==> inputs of zinc <==
// reuleaux
module reuleaux(input logic clk, input logic rst_n, input logic [2:0] colour,
                input logic [7:0] centre_x, input logic [6:0] centre_y, input logic [7:0] diameter,
                input logic start, output logic done,
                output logic [7:0] vga_x, output logic [6:0] vga_y,
                output logic [2:0] vga_colour, output logic vga_plot);
Settings: LEC_CHECK=0, ABC_AREA=1, CAP_MARGIN=20, CORE_MARGIN=2, CORE_UTILIZATION=72, PLACE_DENSITY=0.4, SETUP_SLACK_MARGIN=4.52, SLEW_MARGIN=20, TNS_END_PERCENT=5; clock period 15.3 ns.
run.sh (not shown) runs the stock make flow with config.mk's settings and CLKGATE_MAP_FILE=.
==> sierra: changes against zinc <==
==> flow/config.mk (replaced) <==
export PLATFORM = sky130hd
export DESIGN_NAME = reuleaux
export DESIGN_NICKNAME = reuleaux
export VERILOG_FILES = /design/flow/design.v
export SDC_FILE = /design/flow/constraint.sdc
export NUM_CORES = 4
export LEC_CHECK = 0
export CAP_MARGIN = 20
export CORE_MARGIN = 2
export CORE_UTILIZATION = 71
export CTS_CLUSTER_SIZE = 37
export MAX_ROUTING_LAYER = met4
export SETUP_SLACK_MARGIN = 5.0
export SLEW_MARGIN = 20
==> flow/constraint.sdc (replaced) <==
create_clock -name core_clock -period 34.7 [get_ports {clk}]
set_input_delay 6.9400 -clock core_clock [delete_from_list [all_inputs] [get_ports {clk}]]
set_output_delay 6.9400 -clock core_clock [all_outputs]
set_load 0.01 [all_outputs]
==> results <==
- zinc aborted during clock tree synthesis with DPL-0033. sierra ran to the end with violations: setup timing.
- Die size: sierra is lower than zinc (about 7%).
- In zinc the synthesized cell count is higher than in sierra, by about 35%.
- Area after synthesis: sierra is smaller than zinc (about 8%).
==> figures <==
Run status: zinc did not finish; sierra failed layout checks
Last stage reached: zinc clock tree synthesis; sierra -
Violated checks: zinc -; sierra setup timing
Chip area estimate from yosys synthesis: zinc 38800 sq um; sierra 35600 sq um
Fraction of the mapped netlist area in simple logic gates: zinc 38.8%; sierra 22.2%
HPWL reported at the end of detailed placement: zinc 139000 um; sierra 98200 um
Core area: zinc 53600 sq um; sierra 49900 sq um
Number of cells in the yosys synthesis report: zinc 6665; sierra 4946
Post-place instance area: zinc 50100 sq um; sierra 38900 sq um
Die X: zinc 236 um; sierra 228 um
Post-Syn Area: zinc 38800 sq um; sierra 35600 sq um
Chip footprint: zinc 55800 sq um; sierra 52000 sq um


==> fjord: inputs <==
Starting RTL as in the previous note.
clock: 29.0 ns
lec_check: 0
cap_margin: 20
cell_pad_in_sites_detail_placement: 2
core_margin: 10
core_utilization: 49
cts_cluster_diameter: 293
gpl_timing_driven: 0
place_density: 0.48
slew_margin: 35
tns_end_percent: 5
==> delta (differences from fjord) <==
==> flow/config.mk (replaced) <==
export PLATFORM = sky130hd
export DESIGN_NAME = reuleaux
export DESIGN_NICKNAME = reuleaux
export VERILOG_FILES = /design/flow/design.v
export SDC_FILE = /design/flow/constraint.sdc
export NUM_CORES = 4
export LEC_CHECK = 0
export ABC_AREA = 1
export CAP_MARGIN = 20
export CORE_MARGIN = 2
export CORE_UTILIZATION = 72
export PLACE_DENSITY = 0.4
export SLEW_MARGIN = 20
==> flow/constraint.sdc (replaced) <==
create_clock -name core_clock -period 15.3 [get_ports {clk}]
set_input_delay 3.0600 -clock core_clock [delete_from_list [all_inputs] [get_ports {clk}]]
set_output_delay 3.0600 -clock core_clock [all_outputs]
set_load 0.01 [all_outputs]
==> results <==
- fjord died in detailed placement (3_5_place_dp) (DPL-0033). delta ended with an error in clock tree synthesis (4_1_cts) with DPL-0038.
- Against delta, the synthesized cell count of fjord is lower by about 26%.
- Against fjord, the die area of delta is smaller by about 33%.
- In fjord the area after synthesis is smaller than in delta, by 8.3%.


==> inputs of v13 <==
reuleaux again, from the RTL that the note above started with.
clock: 30.7 ns
lec_check: 0
abc_area: 0
cap_margin: 15
cell_pad_in_sites_global_placement: 0
core_aspect_ratio: 1.11
core_margin: 2
core_utilization: 65
cts_cluster_diameter: 358
cts_cluster_size: 43
gpl_routability_driven: 1
gpl_timing_driven: 1
slew_margin: 0
==> v22: changes against v13 <==
Settings changed: CELL_PAD_IN_SITES_GLOBAL_PLACEMENT 0 to 1, CORE_UTILIZATION 65 to 47, CTS_CLUSTER_DIAMETER 358 to 221, CTS_CLUSTER_SIZE 43 to 98, PLACE_DENSITY set to 0.95, SETUP_SLACK_MARGIN set to -1.52, TNS_END_PERCENT set to 40.
==> v11: changes against v13 <==
Settings changed: ABC_AREA 0 to unset, CAP_MARGIN 15 to 20, CELL_PAD_IN_SITES_GLOBAL_PLACEMENT 0 to unset, CORE_ASPECT_RATIO 1.11 to unset, CORE_UTILIZATION 65 to 72, CTS_CLUSTER_DIAMETER 358 to unset, CTS_CLUSTER_SIZE 43 to unset, GPL_ROUTABILITY_DRIVEN 1 to unset, GPL_TIMING_DRIVEN 1 to unset, SLEW_MARGIN 0 to 20.
==> flow/constraint.sdc (replaced) <==
create_clock -name core_clock -period 23.7 [get_ports {clk}]
set_input_delay 4.7400 -clock core_clock [delete_from_list [all_inputs] [get_ports {clk}]]
set_output_delay 4.7400 -clock core_clock [all_outputs]
set_load 0.01 [all_outputs]
==> qor.rpt <==
PLACED DESIGN
-----------------------------------------
Post-Place Setup Slack           -7350 ps

FLOORPLANNING
-----------------------------------------
Area of the placeable core     48800 um^2
Height of the chip                 226 um
Std cell rows                          81

STATUS
-----------------------------------------
Err                          [ERROR DPL-0038] Utilization greater than 100%, impossible to legalize
Status                       did not finish
Last stage                   clock tree synthesis (4_1_cts)

-- figures above: v11

==> qor.rpt <==
FLOORPLANNING
-----------------------------------------
Horizontal die size                265 um
Std cell rows                         106
Height of the chip                 294 um
Area of the placeable core     75200 um^2

STATUS
-----------------------------------------
Failed Checks                negative setup slack
Status                       complete, but fails checks

TIMING
-----------------------------------------
Final setup fails                       5
Worst Slack Setup Final          -1810 ps

-- figures above: v22

==> qor.rpt <==
STATUS
---------------------------------------------------------------------------
Status                                                         complete, but fails checks
Failed Checks                                                  max-capacitance violations, max-slew violations, negative setup slack

TIMING
---------------------------------------------------------------------------
Worst Slack Setup Final                                            -3730 ps
Final setup fails                                                         7
Total count of max-transition violations in the final report             10

JOB
---------------------------------------------------------------------------
Reported max-cap violation count                                          2

-- figures above: v13



==> 04-20 <==
reuleaux again, from the RTL that the note above started with.
export LEC_CHECK = 0
export ABC_AREA = 1
export CAP_MARGIN = 35
export CORE_ASPECT_RATIO = 1.28
export CORE_MARGIN = 2
export CORE_UTILIZATION = 64
export CTS_CLUSTER_DIAMETER = 390
export CTS_CLUSTER_SIZE = 33
export GPL_ROUTABILITY_DRIVEN = 1
export HOLD_SLACK_MARGIN = 0.15
export MAX_ROUTING_LAYER = met5
export MIN_ROUTING_LAYER = met1
export PLACE_DENSITY_LB_ADDON = 0.27
export SLEW_MARGIN = 20
export TNS_END_PERCENT = 75
create_clock -name core_clock -period 54.9 [get_ports {clk}]
==> 03-02 (differences from 04-20) <==
Settings changed: CAP_MARGIN 35 to 20, CORE_ASPECT_RATIO 1.28 to default, CORE_UTILIZATION 64 to 62, CTS_CLUSTER_DIAMETER 390 to 206, CTS_CLUSTER_SIZE 33 to 98, GPL_ROUTABILITY_DRIVEN 1 to default, HOLD_SLACK_MARGIN 0.15 to default, MAX_ROUTING_LAYER met5 to default, MIN_ROUTING_LAYER met1 to default, PLACE_DENSITY from default to 0.37, PLACE_DENSITY_LB_ADDON 0.27 to default, TNS_END_PERCENT 75 to 10.
==> flow/constraint.sdc (replaced) <==
create_clock -name core_clock -period 21.8 [get_ports {clk}]
set_input_delay 4.3600 -clock core_clock [delete_from_list [all_inputs] [get_ports {clk}]]
set_output_delay 4.3600 -clock core_clock [all_outputs]
set_load 0.01 [all_outputs]
==> 08-21 (differences from 04-20) <==
Settings changed: ABC_AREA 1 to default, CAP_MARGIN 35 to 20, CORE_ASPECT_RATIO 1.28 to default, CORE_UTILIZATION 64 to 35, CTS_CLUSTER_DIAMETER 390 to default, CTS_CLUSTER_SIZE 33 to default, GPL_ROUTABILITY_DRIVEN 1 to default, HOLD_SLACK_MARGIN 0.15 to default, MAX_ROUTING_LAYER met5 to default, MIN_ROUTING_LAYER met1 to default, PLACE_DENSITY_LB_ADDON 0.27 to default, TNS_END_PERCENT 75 to default.
==> flow/constraint.sdc (replaced) <==
create_clock -name core_clock -period 39.2 [get_ports {clk}]
set_input_delay 7.8400 -clock core_clock [delete_from_list [all_inputs] [get_ports {clk}]]
set_output_delay 7.8400 -clock core_clock [all_outputs]
set_load 0.01 [all_outputs]
==> 02-25 (differences from 04-20) <==
Settings changed: ABC_AREA 1 to 0, CAP_MARGIN 35 to 20, CORE_ASPECT_RATIO 1.28 to default, CORE_UTILIZATION 64 to 66, CTS_CLUSTER_DIAMETER 390 to default, CTS_CLUSTER_SIZE 33 to default, GPL_ROUTABILITY_DRIVEN 1 to default, HOLD_SLACK_MARGIN 0.15 to default, MAX_ROUTING_LAYER met5 to met4, MIN_ROUTING_LAYER met1 to default, PLACE_DENSITY_LB_ADDON 0.27 to default, SETUP_SLACK_MARGIN from default to -2.0, TNS_END_PERCENT 75 to default.
==> flow/constraint.sdc (replaced) <==
create_clock -name core_clock -period 25.4 [get_ports {clk}]
set_input_delay 5.0800 -clock core_clock [delete_from_list [all_inputs] [get_ports {clk}]]
set_output_delay 5.0800 -clock core_clock [all_outputs]
set_load 0.01 [all_outputs]
==> comparison <==
- Against 08-21, the critical path depth of 04-20 is higher by 22.
- In 08-21 the routed wire length is lower than in 04-20, by 3.1%.
- 04-20 passed the timing, DRC and antenna checks. 03-02 aborted during 5_1_grt (GRT-0232). 08-21 completed with no timing, DRC or antenna violations. 02-25 stopped in 5_1_grt.
- Between 08-21 and 04-20, the lower register-to-register slack is in 08-21 (gap 15000 ps).
- In 08-21 the utilization is lower than in 04-20, by 28 points.
==> figures <==
metric                                                                       08-21                   03-02                            04-20                   02-25
Design area                                                              39010 µm²                       -                        40190 µm²                       -
Post-Syn Nets                                                                 5665                    7384                             7384                    5665
Area-dominant cell class after layout              multi-input combinational cells                       -  multi-input combinational cells                       -
First-pass iteration count of the detailed router                                7                       -                               18                       -
Status                                            no timing/DRC/antenna violations  stopped before the end  no timing/DRC/antenna violations  stopped before the end
Stage where the flow stopped                                                     -                 5_1_grt                                -                 5_1_grt
Chip area in the Yosys report                                            35630 µm²               38840 µm²                        38840 µm²               35630 µm²
Tapcell count                                                                 1368                       -                              780                       -
Layout Cells excl Fill                                                        6389                       -                             7472                       -
Layout multi-input combinational cell count                                   4412                       -                             5413                       -
Resize count post-CTS                                                            4                     129                                0                     152
Measured slew at the worst slew-check pin                                  1163 ps                       -                         944.6 ps                       -


==> run a <==
Starting RTL as in the previous note.
Settings: LEC_CHECK=0, ABC_AREA=0, CAP_MARGIN=15, CELL_PAD_IN_SITES_GLOBAL_PLACEMENT=0, CORE_ASPECT_RATIO=1.11, CORE_MARGIN=2, CORE_UTILIZATION=71, CTS_CLUSTER_SIZE=29, GPL_ROUTABILITY_DRIVEN=1, GPL_TIMING_DRIVEN=1, PLACE_DENSITY_LB_ADDON=0.19, SETUP_SLACK_MARGIN=-2.0, SLEW_MARGIN=40, TNS_END_PERCENT=5; clock period 30.7 ns.
==> inputs of run b, as changes to run a <==
==> flow/config.mk (replaced) <==
export PLATFORM = sky130hd
export DESIGN_NAME = reuleaux
export DESIGN_NICKNAME = reuleaux
export VERILOG_FILES = /design/flow/design.v
export SDC_FILE = /design/flow/constraint.sdc
export NUM_CORES = 4
export LEC_CHECK = 0
export ABC_AREA = 1
export CAP_MARGIN = 15
export CELL_PAD_IN_SITES_GLOBAL_PLACEMENT = 0
export CORE_ASPECT_RATIO = 0.98
export CORE_MARGIN = 2
export CORE_UTILIZATION = 65
export CTS_CLUSTER_DIAMETER = 358
export CTS_CLUSTER_SIZE = 43
export GPL_ROUTABILITY_DRIVEN = 1
export GPL_TIMING_DRIVEN = 1
export HOLD_SLACK_MARGIN = -0.09
export SLEW_MARGIN = 0
==> inputs of run c, as changes to run a <==
==> flow/config.mk (replaced) <==
export PLATFORM = sky130hd
export DESIGN_NAME = reuleaux
export DESIGN_NICKNAME = reuleaux
export VERILOG_FILES = /design/flow/design.v
export SDC_FILE = /design/flow/constraint.sdc
export NUM_CORES = 4
export LEC_CHECK = 0
export ABC_AREA = 1
export CAP_MARGIN = 20
export CORE_MARGIN = 2
export CORE_UTILIZATION = 66
export SETUP_SLACK_MARGIN = -2.0
export SLEW_MARGIN = 20
==> flow/constraint.sdc (replaced) <==
create_clock -name core_clock -period 29.8 [get_ports {clk}]
set_input_delay 5.9600 -clock core_clock [delete_from_list [all_inputs] [get_ports {clk}]]
set_output_delay 5.9600 -clock core_clock [all_outputs]
set_load 0.01 [all_outputs]
==> summary of the runs <==
Die area, highest first: run b, run c, run a. Final cell count: run b is smaller than run c (about 3.6%). Between run c and run b, the lower via count is in run b (gap 1.0%, measured against run b). First-iteration DRC count: run c is lower than run b (about 5%). Sequential share of layout area is about the same in run b and run c. Against run b, the non-clock buffer count of run c is higher by 298. Between run c and run b, the lower clock skew is in run b (gap 0.0052 ns). Against run c, the wire length of run b is higher by about 1.4%. Run b finished with timing, DRC and antenna clean. Run a failed in 5_1_grt on GRT-0116. Run c reached the layout checks and failed them: negative setup slack. Flip-flop count is the same in run c and run b. Against run b, the core utilization of run c is higher by 3.3 points.
==> figures <==
|  | run b | run c | run a |
|---|---|---|---|
| Outcome | no timing/DRC/antenna violations | complete, but fails checks | aborted with a tool error |
| Stage where the flow stopped | - | - | 5_1_grt |
| Reasons for failing layout checks | - | negative setup slack | - |
| Worst path buffer plus inverter count | 23 | 22 | - |
| Share of cell area taken by muxes after synthesis | 0.0258% | 0.0258% | 1.83% |
| Setup CP Type | input port to output port | input port to output port | - |
| Hold Violations, Final | 0 | 0 | - |
| Placed instance count | 7646 | 8010 | 6534 |
| Die Size | 61700 sq um | 60800 sq um | 52000 sq um |
| Reg2reg start | smr.present_state[4] | smr.present_state[4] | - |
| Chip area line of the yosys report | 38800 sq um | 38800 sq um | 35600 sq um |
| Gpl congestion | 1.06 | 1.07 | 1.09 |
| Cells in synth_stat.txt | 6665 | 6665 | 4946 |
| Number of warnings in the stage logs | 141 | 141 | - |
| Number of standard cells after synthesis | 6665 | 6665 | 4946 |
| Bufs w/o clock | 363 | 661 | - |
| CP Capture Point | vga_plot | vga_plot | - |
| Yosys top cell area share | 19.0% | 19.0% | 20.7% |
| Cell kind with the greatest summed area | multi-input combinational cells | multi-input combinational cells | - |
| HPWL reported at the end of detailed placement | 109000 microns | 112000 microns | 117000 microns |
| Worst setup slack before clock tree synthesis | -0.967 ns | -0.524 ns | -3.11 ns |
| Met1 Wirelength | 53100 microns | 51300 microns | - |
| Horizontal die size | 251 microns | 247 microns | 217 microns |
| Worst slew margin | 23.9% | 28.5% | - |


==> inputs of run R <==
Starting RTL as in the previous note.
make LEC_CHECK=0 ABC_AREA=1 CAP_MARGIN=20 CORE_MARGIN=2 CORE_UTILIZATION=72 CTS_CLUSTER_DIAMETER=393 PLACE_DENSITY=0.4 SETUP_SLACK_MARGIN=3.51 SLEW_MARGIN=20 finish   # period 15.3 ns
==> run Y (differences from run R) <==
CORE_UTILIZATION = 71   (was 72)
CTS_CLUSTER_DIAMETER = 216   (was 393)
CTS_CLUSTER_SIZE = 43   (was not set)
PLACE_DENSITY = not set   (was 0.4)
SETUP_SLACK_MARGIN = not set   (was 3.51)
==> flow/constraint.sdc (replaced) <==
create_clock -name core_clock -period 33.1 [get_ports {clk}]
set_input_delay 6.6200 -clock core_clock [delete_from_list [all_inputs] [get_ports {clk}]]
set_output_delay 6.6200 -clock core_clock [all_outputs]
set_load 0.01 [all_outputs]
==> run A (differences from run R) <==
ABC_AREA = not set   (was 1)
CORE_UTILIZATION = 40   (was 72)
CTS_CLUSTER_DIAMETER = not set   (was 393)
PLACE_DENSITY = not set   (was 0.4)
SETUP_SLACK_MARGIN = not set   (was 3.51)
==> flow/constraint.sdc (replaced) <==
create_clock -name core_clock -period 31.2 [get_ports {clk}]
set_input_delay 6.2400 -clock core_clock [delete_from_list [all_inputs] [get_ports {clk}]]
set_output_delay 6.2400 -clock core_clock [all_outputs]
set_load 0.01 [all_outputs]
==> run K (differences from run R) <==
ABC_AREA = not set   (was 1)
CORE_UTILIZATION = 65   (was 72)
CTS_CLUSTER_DIAMETER = not set   (was 393)
PLACE_DENSITY = not set   (was 0.4)
SETUP_SLACK_MARGIN = not set   (was 3.51)
==> flow/constraint.sdc (replaced) <==
create_clock -name core_clock -period 32.7 [get_ports {clk}]
set_input_delay 6.5400 -clock core_clock [delete_from_list [all_inputs] [get_ports {clk}]]
set_output_delay 6.5400 -clock core_clock [all_outputs]
set_load 0.01 [all_outputs]
==> out/results.txt <==
final setup violation count: 1
run status: complete, but fails checks
Die Wd: 302 um
Layout Check Fails: setup timing
sequential fraction of the synthesis area: 0.0230
setup slack after layout: -874 ps
Die Area: 0.0915 mm2
mux share: 0.0183
simple-gate share of the synthesized area: 0.222
-- figures above: run A

==> out/results.txt <==
run status: stopped before the end
Die Area: 0.0558 mm2
Die Wd: 236 um
Stopped at: clock tree synthesis
simple-gate share of the synthesized area: 0.388
Run Error: [ERROR DPL-0038] Utilization greater than 100%, impossible to legalize
-- figures above: run R

==> out/results.txt <==
Die Wd: 238 um
final setup violation count: 0
Die Area: 0.0566 mm2
run status: finished clean
mux share: 0.000258
-- figures above: run Y

==> out/results.txt <==
sequential fraction of the synthesis area: 0.0230
mux share: 0.0183
Layout Check Fails: setup timing
final setup violation count: 4
setup slack after layout: -1570 ps
run status: complete, but fails checks
Die Area: 0.0567 mm2
-- figures above: run K

